==> trial 3: inputs <==
Design Cfu, start of the top module:
module Cfu (
    input               cmd_valid,
    output              cmd_ready,
    input      [9:0]    cmd_payload_function_id,
    input      [31:0]   cmd_payload_inputs_0,
    input      [31:0]   cmd_payload_inputs_1,
    output reg          rsp_valid,
    input               rsp_ready,
    output reg [31:0]   rsp_payload_outputs_0,
    input               reset,
    input               clk
);
make LEC_CHECK=0 ABC_AREA=1 CAP_MARGIN=20 CORE_MARGIN=2 CORE_UTILIZATION=71 CTS_CLUSTER_DIAMETER=219 CTS_CLUSTER_SIZE=10 PLACE_DENSITY_LB_ADDON=0.24 SLEW_MARGIN=20 TNS_END_PERCENT=5 finish   # period 9.92 ns
run.sh (not shown) runs the stock make flow with config.mk's settings and CLKGATE_MAP_FILE=.
==> inputs of trial 74, as changes to trial 3 <==
- ABC_AREA: 1 -> default
- CTS_CLUSTER_DIAMETER: 219 -> 27
- CTS_CLUSTER_SIZE: 10 -> default
==> flow/constraint.sdc (replaced) <==
create_clock -name core_clock -period 9.96 [get_ports {clk}]
set_input_delay 1.9920 -clock core_clock [delete_from_list [all_inputs] [get_ports {clk}]]
set_output_delay 1.9920 -clock core_clock [all_outputs]
set_load 0.01 [all_outputs]
==> comparison <==
Trial 74 finished with negative setup slack left. Trial 3 finished with negative setup slack left.
Against trial 74, the synthesized cell count of trial 3 is larger by 32%.
Flip-flop count is the same in trial 3 and trial 74.
Against trial 74, the clock skew of trial 3 is higher by 2.6 ps.
Wire length: trial 74 is smaller than trial 3 (13%).
==> figures <==
item                                                          trial 3                  trial 74
Run status                                   finished with violations  finished with violations
Layout check failures                            negative setup slack      negative setup slack
Critical path data arrival time                              10400 ps                  10850 ps
Post-layout instance area                                   18690 um2                 17200 um2
Tapcell count                                                     275                       260
Worst-case register-to-register setup slack                   7540 ps                   6780 ps
Final Hold Slack                                             489.3 ps                  482.8 ps
Non-clock buffering overhead                                   14.99%                    15.11%
Width of the die                                             149.2 um                  143.4 um
Floorplan Core Area                                         20820 um2                 18890 um2
Die span in y                                                149.2 um                  143.4 um


==> job 6612 <==
Cfu again, from the RTL that the note above started with.
clock: 19.3 ns
lec_check: 0
cap_margin: 40
cell_pad_in_sites_detail_placement: 1
core_aspect_ratio: 0.52
core_margin: 5
core_utilization: 17
cts_cluster_diameter: 173
cts_cluster_size: 63
gpl_routability_driven: 1
max_routing_layer: met5
min_routing_layer: met1
place_density_lb_addon: 0.02
slew_margin: 40
tns_end_percent: 90
==> inputs of job 996, as changes to job 6612 <==
Settings changed: CAP_MARGIN 40 to 20, CELL_PAD_IN_SITES_DETAIL_PLACEMENT 1 to not set, CORE_ASPECT_RATIO 0.52 to not set, CORE_MARGIN 5 to 2, CORE_UTILIZATION 17 to 72, CTS_CLUSTER_DIAMETER 173 to not set, CTS_CLUSTER_SIZE 63 to 13, GPL_ROUTABILITY_DRIVEN 1 to not set, MAX_ROUTING_LAYER met5 to not set, MIN_ROUTING_LAYER met1 to not set, PLACE_DENSITY_LB_ADDON 0.02 to 0.25, SLEW_MARGIN 40 to 20, TNS_END_PERCENT 90 to not set.
==> flow/constraint.sdc (replaced) <==
create_clock -name core_clock -period 9.19 [get_ports {clk}]
set_input_delay 1.8380 -clock core_clock [delete_from_list [all_inputs] [get_ports {clk}]]
set_output_delay 1.8380 -clock core_clock [all_outputs]
set_load 0.01 [all_outputs]
==> inputs of job 2057, as changes to job 6612 <==
Settings changed: CAP_MARGIN 40 to 20, CELL_PAD_IN_SITES_DETAIL_PLACEMENT 1 to not set, CORE_ASPECT_RATIO 0.52 to not set, CORE_MARGIN 5 to 2, CORE_UTILIZATION 17 to 42, CTS_CLUSTER_DIAMETER 173 to not set, CTS_CLUSTER_SIZE 63 to not set, GPL_ROUTABILITY_DRIVEN 1 to not set, MAX_ROUTING_LAYER met5 to met4, MIN_ROUTING_LAYER met1 to not set, PLACE_DENSITY_LB_ADDON 0.02 to not set, SLEW_MARGIN 40 to 20, TNS_END_PERCENT 90 to not set.
==> flow/constraint.sdc (replaced) <==
create_clock -name core_clock -period 12.0 [get_ports {clk}]
set_input_delay 2.4000 -clock core_clock [delete_from_list [all_inputs] [get_ports {clk}]]
set_output_delay 2.4000 -clock core_clock [all_outputs]
set_load 0.01 [all_outputs]
==> results <==
Against job 2057, the register-to-register slack of job 6612 is higher by 6.8 ns.
Of job 6612 and job 2057, job 2057 has the higher sequential share of layout area (gap 0.20 points).
Sequential cell count is the same in job 6612 and job 2057.
Die area: job 2057 is lower than job 6612 (61%).
Job 2057 finished with timing, DRC and antenna clean. Job 996 ended with an error in global routing (5_1_grt) on GRT-0232. Job 6612 finished clean.


==> exp/indigo: inputs <==
==> flow/design.v <==
module Cfu (
    input               cmd_valid,
    output              cmd_ready,
    input      [9:0]    cmd_payload_function_id,
    input      [31:0]   cmd_payload_inputs_0,
    input      [31:0]   cmd_payload_inputs_1,
    output reg          rsp_valid,
    input               rsp_ready,
    output reg [31:0]   rsp_payload_outputs_0,
    input               reset,
    input               clk
);
    wire signed [15:0] prod_0, prod_1, prod_2, prod_3;
    assign prod_0 = ($signed(cmd_payload_inputs_0[7:0])) * $signed(cmd_payload_inputs_1[7:0]);
    assign prod_1 = ($signed(cmd_payload_inputs_0[15:8])) * $signed(cmd_payload_inputs_1[15:8]);
    assign prod_2 = ($signed(cmd_payload_inputs_0[23:16])) * $signed(cmd_payload_inputs_1[23:16]);
    assign prod_3 = ($signed(cmd_payload_inputs_0[31:24])) * $signed(cmd_payload_inputs_1[31:24]);
    wire signed [31:0] sum_prods;
    assign sum_prods = prod_0 + prod_1 + prod_2 + prod_3;
    assign cmd_ready = ~rsp_valid;   
    always @(posedge clk) begin
        if (reset) begin
            rsp_payload_outputs_0 <= 32'b0;
            rsp_valid <= 1'b0;
        end else if (rsp_valid) begin
                rsp_valid <= ~rsp_ready;
            end else if (cmd_valid) begin
                    rsp_valid <= 1'b1;
                    rsp_payload_outputs_0 <= |cmd_payload_function_id[9:3]
                        ? 32'b0
                        : rsp_payload_outputs_0 + sum_prods;
                end
            end
endmodule
==> flow/run.sh <==
#!/bin/bash
# the make line also repeats each setting of config.mk as NAME=value (left out here)
make -C /OpenROAD-flow-scripts/flow DESIGN_CONFIG=/design/flow/config.mk WORK_HOME=/design/flow/orfs CLKGATE_MAP_FILE= finish
==> flow/config.mk <==
export PLATFORM = sky130hd
export DESIGN_NAME = Cfu
export DESIGN_NICKNAME = Cfu
export VERILOG_FILES = /design/flow/design.v
export SDC_FILE = /design/flow/constraint.sdc
export NUM_CORES = 4
export LEC_CHECK = 0
export ABC_AREA = 1
export CAP_MARGIN = 20
export CELL_PAD_IN_SITES_DETAIL_PLACEMENT = 2
export CORE_MARGIN = 2
export CORE_UTILIZATION = 44
export MAX_ROUTING_LAYER = met5
export SETUP_SLACK_MARGIN = -0.59
export SLEW_MARGIN = 20
export TNS_END_PERCENT = 85
==> flow/constraint.sdc <==
create_clock -name core_clock -period 12.0 [get_ports {clk}]
set_input_delay 2.4000 -clock core_clock [delete_from_list [all_inputs] [get_ports {clk}]]
set_output_delay 2.4000 -clock core_clock [all_outputs]
set_load 0.01 [all_outputs]
==> exp/harbor (differences from exp/indigo) <==
ABC_AREA = not set   (was 1)
CELL_PAD_IN_SITES_DETAIL_PLACEMENT = not set   (was 2)
CORE_UTILIZATION = 66   (was 44)
CTS_CLUSTER_DIAMETER = 27   (was not set)
MAX_ROUTING_LAYER = not set   (was met5)
SETUP_SLACK_MARGIN = not set   (was -0.59)
TNS_END_PERCENT = not set   (was 85)
==> flow/constraint.sdc (replaced) <==
create_clock -name core_clock -period 9.96 [get_ports {clk}]
set_input_delay 1.9920 -clock core_clock [delete_from_list [all_inputs] [get_ports {clk}]]
set_output_delay 1.9920 -clock core_clock [all_outputs]
set_load 0.01 [all_outputs]
==> qor summary <==
                                                                    exp/harbor                 exp/indigo
Logic area                                                          12,500 um2                 11,800 um2
CP startpoint                                         cmd_payload_inputs_1[23]    cmd_payload_inputs_0[7]
Die Wd                                                                  149 um                     188 um
Maximum fanout along the worst path                                          9                          8
Tap Count                                                                  270                        448
Fraction of area in non-clock buffers                                    15.8%                      6.84%
Tool warning count                                                          36                         33
Sum of net half-perimeters after detailed placement                  28,700 um                  61,100 um
Nets at Floorplan                                                        2,019                      2,497
Area growth from synthesis to layout                                     29.7%                      11.0%
Setup TNS                                                            -0.868 ns                   -1.77 ns
Final standard cell utilization of the core                              87.8%                      49.5%
Most numerous cell on the critical path                  sky130_fd_sc_hd__fa_1   sky130_fd_sc_hd__nand2_1
Sequential cell area share                                               3.69%                      3.98%
Vias per inst                                                             5.53                       5.51
Final worst slack                                                    -0.178 ns                  -0.290 ns
Worst EP arrival                                                      10.32 ns                   12.52 ns
Outcome                                                        failed layout checks       failed layout checks
Layout check failures                                     negative setup slack       negative setup slack
Source of the worst hold timing path                 rsp_payload_outputs_0[10]  rsp_payload_outputs_0[26]
Clock buffers and inverters, area share                                 0.776%                      1.06%
Final design area excluding fillers                                 17,900 um2                 16,600 um2
Normalized max-slew margin                                               27.9%                      31.7%
First-pass GRT wire length                                           58,200 um                 111,000 um
